==> inputs of job 988 <==
==> flow/design.v <==
module OneBitAdder (
  input A,
  input B,
  input cin,
  output sum,
  output cout
);
  assign sum = (A ^ B) ^ cin;
  assign cout = ((A ^ B) & cin) | (A & B);
endmodule
module Adder_2_bits (
  input [1:0] bit_1, bit_2,
  input c_in,
  output [1:0] s,
  output c_out
);
  wire c0;  
  OneBitAdder birler (.A(bit_1[0]), .B(bit_2[0]), .cin(c_in), .sum(s[0]), .cout(c0));
  OneBitAdder onlar (.A(bit_1[1]), .B(bit_2[1]), .cin(c0), .sum(s[1]), .cout(c_out));
endmodule
module Adder_4_bits (
  input [3:0] bit_1, bit_2,
  input c_in,
  output [3:0] s,
  output c_out
);
  wire  c0;  
  Adder_2_bits a_2_0 (.bit_1(bit_1[1:0]), .bit_2(bit_2[1:0]), .c_in(c_in), .s(s[1:0]), .c_out(c0));
  Adder_2_bits a_2_1 (.bit_1(bit_1[3:2]), .bit_2(bit_2[3:2]), .c_in(c0), .s(s[3:2]), .c_out(c_out));
endmodule
module Adder_8_bits (
  input [7:0] bit_1, bit_2,
  input c_in,
  output [7:0] s,
  output c_out
);
  wire  c0;  
  Adder_4_bits a_4_0 (.bit_1(bit_1[3:0]), .bit_2(bit_2[3:0]), .c_in(c_in), .s(s[3:0]), .c_out(c0));
  Adder_4_bits a_4_1 (.bit_1(bit_1[7:4]), .bit_2(bit_2[7:4]), .c_in(c0), .s(s[7:4]), .c_out(c_out));
endmodule
  module Adder_10_bits(
  input [9:0] bit_1,bit_2, 
  input c_in,
  output [9:0] s,
  output c_out
);
 wire  c0;  
   Adder_8_bits a_8 (.bit_1(bit_1[7:0]), .bit_2(bit_2[7:0]), .c_in(c_in), .s(s[7:0]), .c_out(c0));
   Adder_2_bits a_2 (.bit_1(bit_1[9:8]), .bit_2(bit_2[9:8]), .c_in(c0), .s(s[9:8]), .c_out(c_out));
endmodule
module Adder_16_bits (
  input [15:0] bit_1, bit_2,
  input c_in,
  output [15:0] s,
  output c_out
);
  wire  c0;  
  Adder_8_bits a_8_0 (.bit_1(bit_1[7:0]), .bit_2(bit_2[7:0]), .c_in(c_in), .s(s[7:0]), .c_out(c0));
  Adder_8_bits a_8_1 (.bit_1(bit_1[15:8]), .bit_2(bit_2[15:8]), .c_in(c0), .s(s[15:8]), .c_out(c_out));
endmodule
module Adder_18_bits (
  input [17:0] bit_1, bit_2,
  input c_in,
  output [17:0] s,
  output c_out
);
  wire  c0;  
  Adder_16_bits a_16 (.bit_1(bit_1[15:0]), .bit_2(bit_2[15:0]), .c_in(c_in), .s(s[15:0]), .c_out(c0));
  Adder_2_bits a_2 (.bit_1(bit_1[17:16]), .bit_2(bit_2[17:16]), .c_in(c0), .s(s[17:16]), .c_out(c_out));
endmodule
module ExtendValue (
  input [0:5] inp,
  output reg [0:17] out
);
  always @* begin
    out[12:17] = inp[0:5];
    if (inp[0] == 1'b0)
      out[0:11] = 12'b0;
    else
      out[0:11] = 12'hfff;
  end
endmodule
module Mux_Alu (
  input  [1:0] whichalu,
  input  [17:0] input_0, input_1, input_2, input_3,
  output reg [17:0] out
);
    always @ (input_0 or input_1 or input_2 or input_3 or whichalu)
    begin
	out=input_0;
	if(whichalu== 2'b01)
	   out=input_1;
	if(whichalu== 2'b10)
	   out=input_2;
	if(whichalu== 2'b11)
	   out=input_3;
    end
endmodule
module Mux_18bit (
  input wire select,
  input wire [17:0] input_1,  
  input wire [17:0] input_2,  
  output reg [17:0] out  
);
    always @ (select or input_1 or input_2)
    begin
        if (select == 1'b0)
            out = input_1;
        else
            out = input_2;
    end
endmodule
module aluselect (
    input wire [17:0] R1,
    input wire [17:0] R2,
    input wire [1:0] alu_op_type,
    output wire [17:0] result,
    output wire cout
);
    wire [17:0] add_result, and_result, nand_result, nor_result;
    Adder_18_bits adder (.bit_1(R1), .bit_2(R2), .c_in(1'b0), .s(add_result), .c_out(cout));
    assign and_result = R1 & R2;
    assign nand_result = ~(R1 & R2);
    assign nor_result = ~(R1 | R2);
    Mux_Alu m1 (
        .whichalu(alu_op_type),
        .input_0(add_result),
        .input_1(and_result),
        .input_2(nand_result),
        .input_3(nor_result),
        .out(result)
    );
endmodule
module Regfile (
  input [0:4] select_register, reg_1, reg_2,
  input [0:17] data,
  input clck, reset_enable, write_enable, clear,
  output reg [0:17] read_reg_1_value,
  output reg [0:17] read_reg_2_value
);
  reg [0:17] registers [0:15];  
  integer i;
  always @(posedge clck or posedge reset_enable) begin
    if (reset_enable) begin
      for (i = 0; i < 16; i = i + 1) begin
        registers[i] <= 18'b0;
      end
    end
    else if (clear) begin
      for (i = 0; i < 16; i = i + 1) begin
        registers[i] <= 18'b0;
      end
    end
    else if (write_enable) begin
      registers[select_register[1:4]] <= data;
    end
  end
  always @(posedge clck) begin
    read_reg_1_value <= registers[reg_1[1:4]];
    read_reg_2_value <= registers[reg_2[1:4]];
  end
endmodule
module ProgramCounter (
  input wire clk,
  input wire rst,
  input wire is_jump,
  input wire pc_enable,
  input wire next,
  input wire [9:0] address_input,
  output reg [9:0] current_address
);
  always @(posedge clk or posedge rst) begin
    if (rst) begin
      current_address <= 10'b0;
    end else begin
      if (is_jump) begin
        current_address <= current_address+address_input;
      end else if (pc_enable && next) begin
        current_address <= current_address + 1;
      end
    end
  end
endmodule
module cpu18 (
  input  wire        clk,
  input  wire        rst,
  output wire [9:0]  imem_addr,
  input  wire [17:0] imem_rdata,
  output wire [9:0]  dmem_addr,
  output wire [17:0] dmem_wdata,
  output wire        dmem_we,
  input  wire [17:0] dmem_rdata,
  output wire        halt
);
  localparam S_FETCH  = 2'd0;
  localparam S_DECODE = 2'd1;
  localparam S_EXEC   = 2'd2;
  localparam S_HALT   = 2'd3;
  reg  [1:0]  state;
  reg  [17:0] ir;
  reg         zf, cf;
  wire [9:0]  pc;
  wire [3:0] opcode = ir[17:14];
  wire [3:0] f_dst  = ir[13:10];
  wire [3:0] f_src1 = ir[9:6];
  wire [3:0] f_src2 = ir[3:0];
  wire [5:0] f_imm  = ir[5:0];
  wire [9:0] f_addr = ir[9:0];
  wire is_alu = (opcode[3:2] == 2'b00);           
  wire is_imm = (opcode[3:1] == 3'b010);          
  wire is_ld  = (opcode == 4'b0110);
  wire is_st  = (opcode == 4'b0111);
  wire is_cmp = (opcode == 4'b1000);
  wire is_jmp = (opcode >= 4'b1001) && (opcode <= 4'b1110);
  wire is_rst = (opcode == 4'b1111);
  reg taken;
  always @* begin
    case (opcode)
      4'b1001: taken = 1'b1;           
      4'b1010: taken = zf;             
      4'b1011: taken = ~zf & ~cf;      
      4'b1100: taken = cf;             
      4'b1101: taken = ~cf;            
      4'b1110: taken = cf | zf;        
      default: taken = 1'b0;
    endcase
  end
  wire exec = (state == S_EXEC);
  wire [17:0] rv1, rv2, wb_data;
  wire [3:0]  rsel1 = is_st ? f_dst : f_src1;
  Regfile regs (
    .select_register({1'b0, f_dst}),
    .reg_1({1'b0, rsel1}),
    .reg_2({1'b0, f_src2}),
    .data(wb_data),
    .clck(clk),
    .reset_enable(rst),
    .write_enable(exec & (is_alu | is_imm | is_ld)),
    .clear(exec & is_rst),
    .read_reg_1_value(rv1),
    .read_reg_2_value(rv2)
  );
  wire [17:0] imm_ext, alu_b, alu_y;
  wire        alu_cout;
  ExtendValue ext (.inp(f_imm), .out(imm_ext));
  Mux_18bit   opb (.select(is_imm), .input_1(rv2), .input_2(imm_ext), .out(alu_b));
  aluselect   alu (.R1(rv1), .R2(alu_b), .alu_op_type(opcode[1:0]), .result(alu_y), .cout(alu_cout));
  Mux_18bit   wbm (.select(is_ld), .input_1(alu_y), .input_2(dmem_rdata), .out(wb_data));
  wire do_jump = exec & is_jmp & taken;
  ProgramCounter pcr (
    .clk(clk),
    .rst(rst),
    .is_jump(do_jump),
    .pc_enable(exec),
    .next(1'b1),
    .address_input(f_addr),
    .current_address(pc)
  );
  always @(posedge clk or posedge rst) begin
    if (rst) begin
      state <= S_FETCH;
      ir    <= 18'b0;
      zf    <= 1'b0;
      cf    <= 1'b0;
    end else begin
      case (state)
        S_FETCH: begin
          ir    <= imem_rdata;
          state <= S_DECODE;
        end
        S_DECODE: state <= S_EXEC;
        S_EXEC: begin
          if (is_cmp) begin
            zf <= (rv1 == rv2);
            cf <= (rv1 < rv2);
          end else if (is_rst) begin
            zf <= 1'b0;
            cf <= 1'b0;
          end
          if (do_jump && f_addr == 10'd0)
            state <= S_HALT;
          else
            state <= S_FETCH;
        end
        default: state <= S_HALT;
      endcase
    end
  end
  assign imem_addr  = pc;
  assign dmem_addr  = f_addr;
  assign dmem_wdata = rv1;
  assign dmem_we    = exec & is_st;
  assign halt       = (state == S_HALT);
endmodule
==> flow/run.sh <==
#!/bin/bash
# the make line also repeats each setting of config.mk as NAME=value (left out here)
make -C /OpenROAD-flow-scripts/flow DESIGN_CONFIG=/design/flow/config.mk WORK_HOME=/design/flow/orfs CLKGATE_MAP_FILE= finish
==> flow/config.mk <==
export PLATFORM = sky130hd
export DESIGN_NAME = cpu18
export DESIGN_NICKNAME = cpu18
export VERILOG_FILES = /design/flow/design.v
export SDC_FILE = /design/flow/constraint.sdc
export NUM_CORES = 4
export LEC_CHECK = 0
export CAP_MARGIN = 20
export CORE_MARGIN = 2
export CORE_UTILIZATION = 65
export SLEW_MARGIN = 20
==> flow/constraint.sdc <==
create_clock -name core_clock -period 6.99 [get_ports {clk}]
set_input_delay 1.3980 -clock core_clock [delete_from_list [all_inputs] [get_ports {clk}]]
set_output_delay 1.3980 -clock core_clock [all_outputs]
set_load 0.01 [all_outputs]
==> job 6929 (differences from job 988) <==
- ABC_AREA: not set -> 1
- CORE_UTILIZATION: 65 -> 72
- CTS_CLUSTER_DIAMETER: not set -> 380
- PLACE_DENSITY: not set -> 0.73
- SETUP_SLACK_MARGIN: not set -> 0.85
==> flow/constraint.sdc (replaced) <==
create_clock -name core_clock -period 6.08 [get_ports {clk}]
set_input_delay 1.2160 -clock core_clock [delete_from_list [all_inputs] [get_ports {clk}]]
set_output_delay 1.2160 -clock core_clock [all_outputs]
set_load 0.01 [all_outputs]
==> job 6806 (differences from job 988) <==
- ABC_AREA: not set -> 1
- CORE_UTILIZATION: 65 -> 72
- CTS_CLUSTER_DIAMETER: not set -> 77
- PLACE_DENSITY: not set -> 0.37
- SETUP_SLACK_MARGIN: not set -> 0.85
==> flow/constraint.sdc (replaced) <==
create_clock -name core_clock -period 6.49 [get_ports {clk}]
set_input_delay 1.2980 -clock core_clock [delete_from_list [all_inputs] [get_ports {clk}]]
set_output_delay 1.2980 -clock core_clock [all_outputs]
set_load 0.01 [all_outputs]
==> job 5592 (differences from job 988) <==
- CORE_MARGIN: 2 -> 3
- CORE_UTILIZATION: 65 -> 54
- GPL_TIMING_DRIVEN: not set -> 0
- HOLD_SLACK_MARGIN: not set -> -0.02
- MIN_ROUTING_LAYER: not set -> met2
- TNS_END_PERCENT: not set -> 80
==> flow/constraint.sdc (replaced) <==
create_clock -name core_clock -period 9.0 [get_ports {clk}]
set_input_delay 1.8000 -clock core_clock [delete_from_list [all_inputs] [get_ports {clk}]]
set_output_delay 1.8000 -clock core_clock [all_outputs]
set_load 0.01 [all_outputs]
==> comparison <==
- Job 988 completed and failed the layout checks on setup timing. Job 6806 produced a layout that fails on setup timing. Job 6929 reached the layout checks and failed them: setup timing. Job 5592 did not get past 5_1_grt.
- Wire length, highest first: job 988, job 6929, job 6806.
- Of job 6806 and job 988, job 6806 has the higher via count (gap about 13%, measured against job 988).
- The highest sequential share of layout area belongs to job 6806, the lowest to job 988.
- Against job 988, the clock power of job 6929 is larger by about 20%.
- In sequential cell count, job 6929 and job 988 do not differ.
- Between job 6929 and job 988, the lower register-to-register slack is in job 6929 (gap 0.45 ns).
- The highest cell area belongs to job 988, the lowest to job 6806.
Power figures rest on the tool's default switching activity, not on a simulated workload.
